== run A ==
## alu_top
module alu_top (
    input clk,
    input [15:0] a,
    input [15:0] b,
    input [5:0] alufn,
    input fail,
    output reg z,
    output reg v,
    output reg n,
    output reg [15:0] out
  );
For scale: ~6100 cells after synthesis, roughly 59 I/O pins, about 43000 µm² of cells after synthesis.
export LEC_CHECK = 0
export CAP_MARGIN = 20
export CORE_MARGIN = 2
export CORE_UTILIZATION = 55
export CTS_CLUSTER_DIAMETER = 360
export HOLD_SLACK_MARGIN = 0.29
export SLEW_MARGIN = 20
export TNS_END_PERCENT = 100
create_clock -name core_clock -period 65.6 [get_ports {clk}]
run.sh (not shown) runs the stock make flow with config.mk's settings and CLKGATE_MAP_FILE=.
Run A got as far as 5_1_grt, where a tool error ended the run.
Edits applied to the flow inputs when going from run A to run B:
- CTS_CLUSTER_DIAMETER changed from 360 to 370
- HOLD_SLACK_MARGIN removed (was 0.29)
- CORE_UTILIZATION changed from 55 to 58
- the clock period (ns, I/O delays scaled along) changed from 65.6 to 68.5
[summary]
- Run B: flow complete, layout not clean; failing: negative setup slack
- Comparing run A against run B, there is no change at all in compound-gate portion of the synthesized area.
- Run B — routability congestion estimate from global placement about 0.7% higher, run A as reference
- For the die area, run B came in 5.1% lower than run A did.
- Where half-perimeter wire length after placement is concerned, run A is outperformed by run B.
- Of run A and run B, run B shows the lower die width, with run A above it.
- Diff run A..run B | synthesized chip area reported by yosys | unchanged
The inputs of run C differ from those of run B as listed below.
- CORE_UTILIZATION now 50, was 58
- CTS_CLUSTER_DIAMETER now 393, was 370
- the clock period (ns, I/O delays scaled along) now 65.6, was 68.5
Notes after the runs:
The flow completed for run C, but it is not clean: the layout still shows negative setup slack. Run B → run C: post-route fraction of the period consumed by the critical path decreased 0.49 points, weighted congestion reported at the end of routability-driven placement dropped 0.071, global-route usage lost 3.2 points, sum of routed wire segments on met1 has increased. Per the comparison of run C with run B, non-clock buffer instance count of the final layout grew by 70%, number of fill cells higher, wire length went up about 0.3%.


Setup of JK:
The RTL this note starts from:
==> flow/design.v <==
module alu_top (
    input clk,
    input [15:0] a,
    input [15:0] b,
    input [5:0] alufn,
    input fail,
    output reg z,
    output reg v,
    output reg n,
    output reg [15:0] out
  );
  reg [15:0] a_q;
  reg [15:0] b_q;
  reg [5:0] alufn_q;
  reg fail_q;
  wire alu_z;
  wire alu_v;
  wire alu_n;
  wire [15:0] alu_out;
  alu_13 alu (
    .a(a_q),
    .b(b_q),
    .alufn(alufn_q),
    .fail(fail_q),
    .z(alu_z),
    .v(alu_v),
    .n(alu_n),
    .out(alu_out)
  );
  always @(posedge clk) begin
    a_q <= a;
    b_q <= b;
    alufn_q <= alufn;
    fail_q <= fail;
    z <= alu_z;
    v <= alu_v;
    n <= alu_n;
    out <= alu_out;
  end
endmodule

module adder16_15 (
    input [5:0] alufn,
    input [15:0] a,
    input [15:0] b,
    output reg z,
    output reg v,
    output reg n,
    output reg [15:0] addOUT
  );
  reg [15:0] out;
  always @* begin
    out = $signed(a) + $signed(b ^ {5'h10{alufn[0+0-:1]}}) + alufn[0+0-:1];
    addOUT = out;
    z = (~|out);
    v = (a[15+0-:1] & (b[15+0-:1] ^ alufn[0+0-:1]) & ~out[15+0-:1]) | (~a[15+0-:1] & ~(b[15+0-:1] ^ alufn[0+0-:1]) & out[15+0-:1]);
    n = out[15+0-:1];
  end
endmodule
module bool16_16 (
    input [5:0] alufn,
    input [15:0] a,
    input [15:0] b,
    output reg [15:0] boolOUT
  );
  always @* begin
    case (alufn[0+3-:4])
      4'h6: begin
        boolOUT = a ^ b;
      end
      4'h8: begin
        boolOUT = a & b;
      end
      4'ha: begin
        boolOUT = a;
      end
      4'he: begin
        boolOUT = a | b;
      end
      default: begin
        boolOUT = 1'h0;
      end
    endcase
  end
endmodule
module shift16_17 (
    input [5:0] alufn,
    input [15:0] a,
    input [15:0] b,
    output reg [15:0] shiftOUT
  );
  always @* begin
    case (alufn[0+1-:2])
      2'h0: begin
        shiftOUT = a << b;
      end
      2'h1: begin
        shiftOUT = a >> b;
      end
      2'h3: begin
        shiftOUT = $signed(a) >>> $signed(b);
      end
      default: begin
        shiftOUT = a;
      end
    endcase
  end
endmodule
module cmp16_18 (
    input [5:0] alufn,
    input z,
    input v,
    input n,
    output reg [15:0] compOUT
  );
  always @* begin
    case (alufn[1+1-:2])
      2'h1: begin
        compOUT = {15'h0000, z};
      end
      2'h2: begin
        compOUT = {15'h0000, v ^ n};
      end
      2'h3: begin
        compOUT = {15'h0000, z | (v ^ n)};
      end
      default: begin
        compOUT = 1'h0;
      end
    endcase
  end
endmodule
module muldiv16_19 (
    input [5:0] alufn,
    input [15:0] a,
    input [15:0] b,
    output reg z,
    output reg v,
    output reg n,
    output reg [15:0] muldivOUT
  );
  reg [31:0] out;
  always @* begin
    case (alufn[1+1-:2])
      2'h1: begin
        out = $signed(a) * $signed(b);
        z = (~|(out[0+15-:16]));
        if (a != 1'h0 && $signed(out[0+15-:16]) / $signed(a) != $signed(b)) begin
          v = 1'h1;
        end else begin
          v = 1'h0;
        end
        n = a[15+0-:1] ^ b[15+0-:1];
      end
      2'h2: begin
        if (b == 1'h0) begin
          out = 1'h0;
          z = 1'h0;
          v = 1'h0;
          n = 1'h0;
        end else begin
          out = $signed(a) / $signed(b);
          z = (~|(out[0+15-:16]));
          n = a[15+0-:1] ^ b[15+0-:1];
          v = 1'h0;
        end
      end
      2'h3: begin
        if (b == 1'h0) begin
          out = 1'h0;
          z = 1'h0;
          v = 1'h0;
          n = 1'h0;
        end else begin
          out = a - (a / b * b);
          z = (~|(out[0+15-:16]));
          n = out[15+0-:1];
          v = 1'h0;
        end
      end
      default: begin
        out = 1'h0;
        z = 1'h0;
        v = 1'h0;
        n = 1'h0;
      end
    endcase
    muldivOUT = out[0+15-:16];
  end
endmodule
module alu_13 (
    input [15:0] a,
    input [15:0] b,
    input [5:0] alufn,
    input fail,
    output reg z,
    output reg v,
    output reg n,
    output reg [15:0] out
  );
  wire [1-1:0] M_adder16_z;
  wire [1-1:0] M_adder16_v;
  wire [1-1:0] M_adder16_n;
  wire [16-1:0] M_adder16_addOUT;
  reg [6-1:0] M_adder16_alufn;
  reg [16-1:0] M_adder16_a;
  reg [16-1:0] M_adder16_b;
  adder16_15 adder16 (
    .alufn(M_adder16_alufn),
    .a(M_adder16_a),
    .b(M_adder16_b),
    .z(M_adder16_z),
    .v(M_adder16_v),
    .n(M_adder16_n),
    .addOUT(M_adder16_addOUT)
  );
  wire [16-1:0] M_bool16_boolOUT;
  reg [6-1:0] M_bool16_alufn;
  reg [16-1:0] M_bool16_a;
  reg [16-1:0] M_bool16_b;
  bool16_16 bool16 (
    .alufn(M_bool16_alufn),
    .a(M_bool16_a),
    .b(M_bool16_b),
    .boolOUT(M_bool16_boolOUT)
  );
  wire [16-1:0] M_shift16_shiftOUT;
  reg [6-1:0] M_shift16_alufn;
  reg [16-1:0] M_shift16_a;
  reg [16-1:0] M_shift16_b;
  shift16_17 shift16 (
    .alufn(M_shift16_alufn),
    .a(M_shift16_a),
    .b(M_shift16_b),
    .shiftOUT(M_shift16_shiftOUT)
  );
  wire [16-1:0] M_cmp16_compOUT;
  reg [6-1:0] M_cmp16_alufn;
  reg [1-1:0] M_cmp16_z;
  reg [1-1:0] M_cmp16_v;
  reg [1-1:0] M_cmp16_n;
  cmp16_18 cmp16 (
    .alufn(M_cmp16_alufn),
    .z(M_cmp16_z),
    .v(M_cmp16_v),
    .n(M_cmp16_n),
    .compOUT(M_cmp16_compOUT)
  );
  wire [1-1:0] M_muldiv16_z;
  wire [1-1:0] M_muldiv16_v;
  wire [1-1:0] M_muldiv16_n;
  wire [16-1:0] M_muldiv16_muldivOUT;
  reg [6-1:0] M_muldiv16_alufn;
  reg [16-1:0] M_muldiv16_a;
  reg [16-1:0] M_muldiv16_b;
  muldiv16_19 muldiv16 (
    .alufn(M_muldiv16_alufn),
    .a(M_muldiv16_a),
    .b(M_muldiv16_b),
    .z(M_muldiv16_z),
    .v(M_muldiv16_v),
    .n(M_muldiv16_n),
    .muldivOUT(M_muldiv16_muldivOUT)
  );
  reg [15:0] outT;
  always @* begin
    M_adder16_alufn = alufn;
    M_adder16_a = a;
    M_adder16_b = b;
    z = M_adder16_z;
    v = M_adder16_v;
    n = M_adder16_n;
    M_bool16_alufn = alufn;
    M_bool16_a = a;
    M_bool16_b = b;
    M_shift16_alufn = alufn;
    M_shift16_a = a;
    M_shift16_b = b;
    M_cmp16_alufn = alufn;
    M_cmp16_z = M_adder16_z;
    M_cmp16_v = M_adder16_v;
    M_cmp16_n = M_adder16_n;
    M_muldiv16_alufn = alufn;
    M_muldiv16_a = a;
    M_muldiv16_b = b;
    case (alufn[4+1-:2])
      2'h0: begin
        if (alufn[1+1-:2] == 2'h0) begin
          outT = M_adder16_addOUT;
        end else begin
          outT = M_muldiv16_muldivOUT;
          z = M_muldiv16_z;
          v = M_muldiv16_v;
          n = M_muldiv16_n;
        end
      end
      2'h1: begin
        outT = M_bool16_boolOUT;
      end
      2'h2: begin
        outT = M_shift16_shiftOUT;
      end
      2'h3: begin
        outT = M_cmp16_compOUT;
      end
    endcase
    out = outT ^ fail;
  end
endmodule
clock: 19.9 ns
lec_check: 0
cap_margin: 20
core_margin: 2
core_utilization: 70
cts_cluster_size: 25
place_density_lb_addon: 0.27
slew_margin: 20
Stage in which a tool error killed JK: detailed placement.
> inputs changed (JK -> MS)
- a change of CORE_UTILIZATION from 70 to 40
- a deleted PLACE_DENSITY_LB_ADDON that had been 0.27
- a deleted CTS_CLUSTER_SIZE that had been 25
- a change of the clock period (ns, I/O delays scaled along) from 19.9 to 80.0
- MS reached the end of the flow, and the finished layout is clean on the timing, design-rule and antenna checks.
- Compared with JK, in MS core footprint rose about 75%; vertical extent of the die went up by about 30%; area fraction in compound gates was more or less identical; combined area of all synthesized cells has remained practically unchanged.
- Between MS and JK, the post-synth area from yosys stat figures differ only marginally.
- Per the comparison of MS with JK, total die size moved up; placer congestion estimate moved down; synthesized cell count level; row count moved up.
- MS ends up with lower starting utilization of the core area than JK does.
diff inputs: MS => AL
- an added SETUP_SLACK_MARGIN of 5.0
- an added CTS_CLUSTER_SIZE of 77
==> comparison <==
- MS: done, clean on timing, DRC and antenna
- Ran to the end and failed final checks on capacitance limit, slew limit: AL.
- Diff MS..AL | sequential cell count | unchanged
- Between AL and MS, the final area is higher for AL.
- Sort AL and MS by cell area after placement asc -> top: MS
Edits applied to the flow inputs when going from AL to TR:
- SETUP_SLACK_MARGIN no longer set, was 5.0
- GPL_TIMING_DRIVEN now 0, previously not set
- CTS_CLUSTER_SIZE no longer set, was 77
- ABC_AREA now 1, previously not set
- HOLD_SLACK_MARGIN now 0.03, previously not set
### Flow results
The flow did not stop early for TR: all stages ran, and the layout cleared the timing, design-rule and antenna checks.
Against AL, overall die height in TR fell slightly.
